==> 04-26: inputs <==
==> flow/design.v (excerpt) <==
module cpu(
    input clk,
    input reset,
    output [7:0] imem_addr,
    input [18:0] imem_data,
    output [7:0] dmem_addr,
    output [18:0] dmem_wdata,
    output dmem_we,
    input [18:0] dmem_rdata,
    output rf_we,
    output [2:0] rf_waddr,
    output [18:0] rf_wdata
);
    wire [7:0] ret_mux_pc;
    wire [7:0] pc;
    wire pcwrite;
    wire IF_IDwrite;
    wire hazard;
    wire WB_regwrite;
    pc pc_cpu (
        .clk(clk),
        .reset(reset),
        .pcwrite(pcwrite),
        .next_pc(ret_mux_pc),
        .pc(pc)
    );
    wire [18:0] IF_instruction;
    assign imem_addr = pc;
    assign IF_instruction = imem_data;
    wire [7:0] IF_pc_plus_one;
    assign IF_pc_plus_one = pc + 8'd1;
    wire [7:0] ID_pc_plus_one;
    wire [18:0] ID_instruction;
    wire ID_valid;
    wire branch_signal;
    IF_ID IF_ID_cpu (
        .clk(clk),
        .reset(reset),
        .IF_instruction(IF_instruction),
        .IF_IDwrite(IF_IDwrite),
        .IF_pc_plus_one(IF_pc_plus_one),
        .ID_pc_plus_one(ID_pc_plus_one),
  ...
export LEC_CHECK = 0
export ABC_AREA = 0
export CAP_MARGIN = 35
export CELL_PAD_IN_SITES_DETAIL_PLACEMENT = 0
export CELL_PAD_IN_SITES_GLOBAL_PLACEMENT = 1
export CORE_MARGIN = 2
export CORE_UTILIZATION = 57
export CTS_CLUSTER_DIAMETER = 170
export MIN_ROUTING_LAYER = met2
export SLEW_MARGIN = 25
create_clock -name core_clock -period 22.4 [get_ports {clk}]
run.sh (not shown) runs the stock make flow with config.mk's settings and CLKGATE_MAP_FILE=.
==> inputs of 02-23, as changes to 04-26 <==
ABC_AREA = unset   (was 0)
CAP_MARGIN = 30   (was 35)
CELL_PAD_IN_SITES_DETAIL_PLACEMENT = unset   (was 0)
CELL_PAD_IN_SITES_GLOBAL_PLACEMENT = unset   (was 1)
CORE_UTILIZATION = 58   (was 57)
CTS_CLUSTER_DIAMETER = 58   (was 170)
GPL_ROUTABILITY_DRIVEN = 1   (was unset)
HOLD_SLACK_MARGIN = -0.03   (was unset)
MAX_ROUTING_LAYER = met5   (was unset)
MIN_ROUTING_LAYER = unset   (was met2)
PLACE_DENSITY_LB_ADDON = 0.17   (was unset)
SETUP_SLACK_MARGIN = 5.0   (was unset)
SLEW_MARGIN = 30   (was 25)
TNS_END_PERCENT = 35   (was unset)
==> flow/constraint.sdc (replaced) <==
create_clock -name core_clock -period 63.1 [get_ports {clk}]
set_input_delay 12.6200 -clock core_clock [delete_from_list [all_inputs] [get_ports {clk}]]
set_output_delay 12.6200 -clock core_clock [all_outputs]
set_load 0.01 [all_outputs]
==> inputs of 12-17, as changes to 04-26 <==
ABC_AREA = unset   (was 0)
CAP_MARGIN = 20   (was 35)
CELL_PAD_IN_SITES_DETAIL_PLACEMENT = unset   (was 0)
CELL_PAD_IN_SITES_GLOBAL_PLACEMENT = unset   (was 1)
CORE_UTILIZATION = 72   (was 57)
CTS_CLUSTER_DIAMETER = unset   (was 170)
CTS_CLUSTER_SIZE = 63   (was unset)
MIN_ROUTING_LAYER = unset   (was met2)
PLACE_DENSITY = 0.67   (was unset)
SETUP_SLACK_MARGIN = 4.21   (was unset)
SLEW_MARGIN = 20   (was 25)
==> flow/constraint.sdc (replaced) <==
create_clock -name core_clock -period 16.8 [get_ports {clk}]
set_input_delay 3.3600 -clock core_clock [delete_from_list [all_inputs] [get_ports {clk}]]
set_output_delay 3.3600 -clock core_clock [all_outputs]
set_load 0.01 [all_outputs]
==> results <==
- 04-26 aborted during global routing. 12-17 aborted during global routing on GRT-0116. 02-23 completed with no timing, DRC or antenna violations.
- Die area, lowest first: 12-17, 02-23, 04-26.
- Synthesized area is the same in 02-23 and 12-17.
- Synthesized cell count is the same in 12-17 and 02-23.
==> figures <==
Area enclosed by the die boundary: 04-26 60900 um^2; 02-23 59800 um^2; 12-17 48400 um^2
Final weighted congestion of routability-driven global placement: 04-26 1.33; 02-23 1.08; 12-17 1.17
Distinct cells, synth: 04-26 98; 02-23 98; 12-17 98
Number of buffers added by the clock tree synthesis step: 04-26 38; 02-23 40; 12-17 36
#FFs+latches synth: 04-26 354; 02-23 354; 12-17 354
Synthesized area divided by synthesized cell count: 04-26 8.13 um^2; 02-23 8.13 um^2; 12-17 8.13 um^2
Placed instance area: 04-26 41000 um^2; 02-23 35600 um^2; 12-17 40700 um^2
Sequential area share after synthesis: 04-26 24.5%; 02-23 24.5%; 12-17 24.5%
Number of cells upsized or downsized after cts: 04-26 149; 02-23 0; 12-17 172
Die Y-Extent: 04-26 247 um; 02-23 245 um; 12-17 220 um
Fp_density: 04-26 58.0%; 02-23 58.4%; 12-17 72.6%
Horiz. Die Dim: 04-26 247 um; 02-23 245 um; 12-17 220 um
Post-CTS setup repair buffer count: 04-26 205; 02-23 0; 12-17 170
Cells after DPL: 04-26 5532; 02-23 4879; 12-17 5367
Number of port buffers: 04-26 98; 02-23 98; 12-17 98
Row cnt: 04-26 88; 02-23 88; 12-17 79
Result of the run: 04-26 aborted with a tool error; 02-23 complete, no violations; 12-17 aborted with a tool error
Failing step: 04-26 global routing; 02-23 -; 12-17 global routing
Post-detail-place hpwl: 04-26 102000 um; 02-23 92900 um; 12-17 104000 um
Mux share: 04-26 5.29%; 02-23 5.29%; 12-17 5.29%
Worst slack at placement: 04-26 -13.61 ns; 02-23 16.46 ns; 12-17 -19.40 ns
Area of the core region: 04-26 57900 um^2; 02-23 57500 um^2; 12-17 46300 um^2

========
==> trial 88: inputs <==
Starting RTL as in the previous note.
clock: 38.0 ns
lec_check: 0
cap_margin: 20
cell_pad_in_sites_detail_placement: 2
core_aspect_ratio: 0.97
core_margin: 3
core_utilization: 56
cts_cluster_diameter: 108
cts_cluster_size: 46
gpl_routability_driven: 0
gpl_timing_driven: 1
hold_slack_margin: 0.09
min_routing_layer: met2
slew_margin: 0
==> inputs of trial 13, as changes to trial 88 <==
Settings changed: CELL_PAD_IN_SITES_DETAIL_PLACEMENT 2 to default, CORE_ASPECT_RATIO 0.97 to default, CORE_MARGIN 3 to 2, CORE_UTILIZATION 56 to 58, CTS_CLUSTER_DIAMETER 108 to default, CTS_CLUSTER_SIZE 46 to default, GPL_ROUTABILITY_DRIVEN 0 to default, GPL_TIMING_DRIVEN 1 to default, HOLD_SLACK_MARGIN 0.09 to default, MIN_ROUTING_LAYER met2 to default, SLEW_MARGIN 0 to 20.
==> flow/constraint.sdc (replaced) <==
create_clock -name core_clock -period 20.6 [get_ports {clk}]
set_input_delay 4.1200 -clock core_clock [delete_from_list [all_inputs] [get_ports {clk}]]
set_output_delay 4.1200 -clock core_clock [all_outputs]
set_load 0.01 [all_outputs]
==> inputs of build 86, as changes to trial 88 <==
Settings changed: CAP_MARGIN 20 to 15, CELL_PAD_IN_SITES_DETAIL_PLACEMENT 2 to default, CORE_ASPECT_RATIO 0.97 to default, CORE_MARGIN 3 to 2, CORE_UTILIZATION 56 to 66, CTS_CLUSTER_DIAMETER 108 to default, CTS_CLUSTER_SIZE 46 to default, GPL_ROUTABILITY_DRIVEN 0 to default, GPL_TIMING_DRIVEN 1 to default, HOLD_SLACK_MARGIN 0.09 to default, MIN_ROUTING_LAYER met2 to default, SETUP_SLACK_MARGIN from default to -2.0, SLEW_MARGIN 0 to 20.
==> flow/constraint.sdc (replaced) <==
create_clock -name core_clock -period 34.5 [get_ports {clk}]
set_input_delay 6.9000 -clock core_clock [delete_from_list [all_inputs] [get_ports {clk}]]
set_output_delay 6.9000 -clock core_clock [all_outputs]
set_load 0.01 [all_outputs]
==> inputs of build 23, as changes to trial 88 <==
Settings changed: ABC_AREA from default to 1, CELL_PAD_IN_SITES_DETAIL_PLACEMENT 2 to default, CORE_ASPECT_RATIO 0.97 to default, CORE_MARGIN 3 to 2, CORE_UTILIZATION 56 to 72, CTS_CLUSTER_DIAMETER 108 to 241, CTS_CLUSTER_SIZE 46 to 38, GPL_ROUTABILITY_DRIVEN 0 to default, GPL_TIMING_DRIVEN 1 to default, HOLD_SLACK_MARGIN 0.09 to default, MIN_ROUTING_LAYER met2 to default, SETUP_SLACK_MARGIN from default to 5.0, SLEW_MARGIN 0 to 20, TNS_END_PERCENT from default to 5.
==> flow/constraint.sdc (replaced) <==
create_clock -name core_clock -period 20.6 [get_ports {clk}]
set_input_delay 4.1200 -clock core_clock [delete_from_list [all_inputs] [get_ports {clk}]]
set_output_delay 4.1200 -clock core_clock [all_outputs]
set_load 0.01 [all_outputs]
==> comparison table <==
|  | trial 13 | build 86 | build 23 | trial 88 |
|---|---|---|---|---|
| Post-layout period usage | 1.739 | 1.060 | - | - |
| # diodes | 5 | 3 | - | - |
| Stages on worst setup path | 194 | 183 | - | - |
| Measured slew at the worst slew-check pin | 1.268 ns | 1.343 ns | - | - |
| CTS Sinks | 354 | 354 | 354 | - |
| Clock Tree Buf Depth | 3 | 3 | 3 | - |
| Met3 wire length | 17.12 mm | 18.87 mm | - | - |
| Instance count along the most critical hold path | 0 | 0 | - | - |
| Non-clock buffers | 1065 | 782 | - | - |
| Multiplexer area fraction after synthesis | 0.05288 | 0.05288 | 0.0006870 | 0.05288 |
| Total of endpoints with negative setup slack in the final report | 7 | 1 | - | - |
| Count of instances resized after the clock tree is built | 163 | 7 | 67 | - |
| NumNets Final | 5494 | 5211 | - | - |
| Outcome | failed layout checks | failed layout checks | aborted with a tool error | aborted with a tool error |
| Failing step | - | - | 5_1_grt | 3_5_place_dp |
| Layout check failures | negative setup slack | negative setup slack | - | - |
| Non-clk buf share | 0.1892 | 0.1477 | - | - |
| Multi-input gate area in the final layout | 0.02466 mm^2 | 0.02377 mm^2 | - | - |
| Area fraction of clock buffers and clock inverters | 0.02759 | 0.03067 | - | - |
| Clock transition at the registers of the reported paths | 0.07 ns | 0.07 ns | - | - |
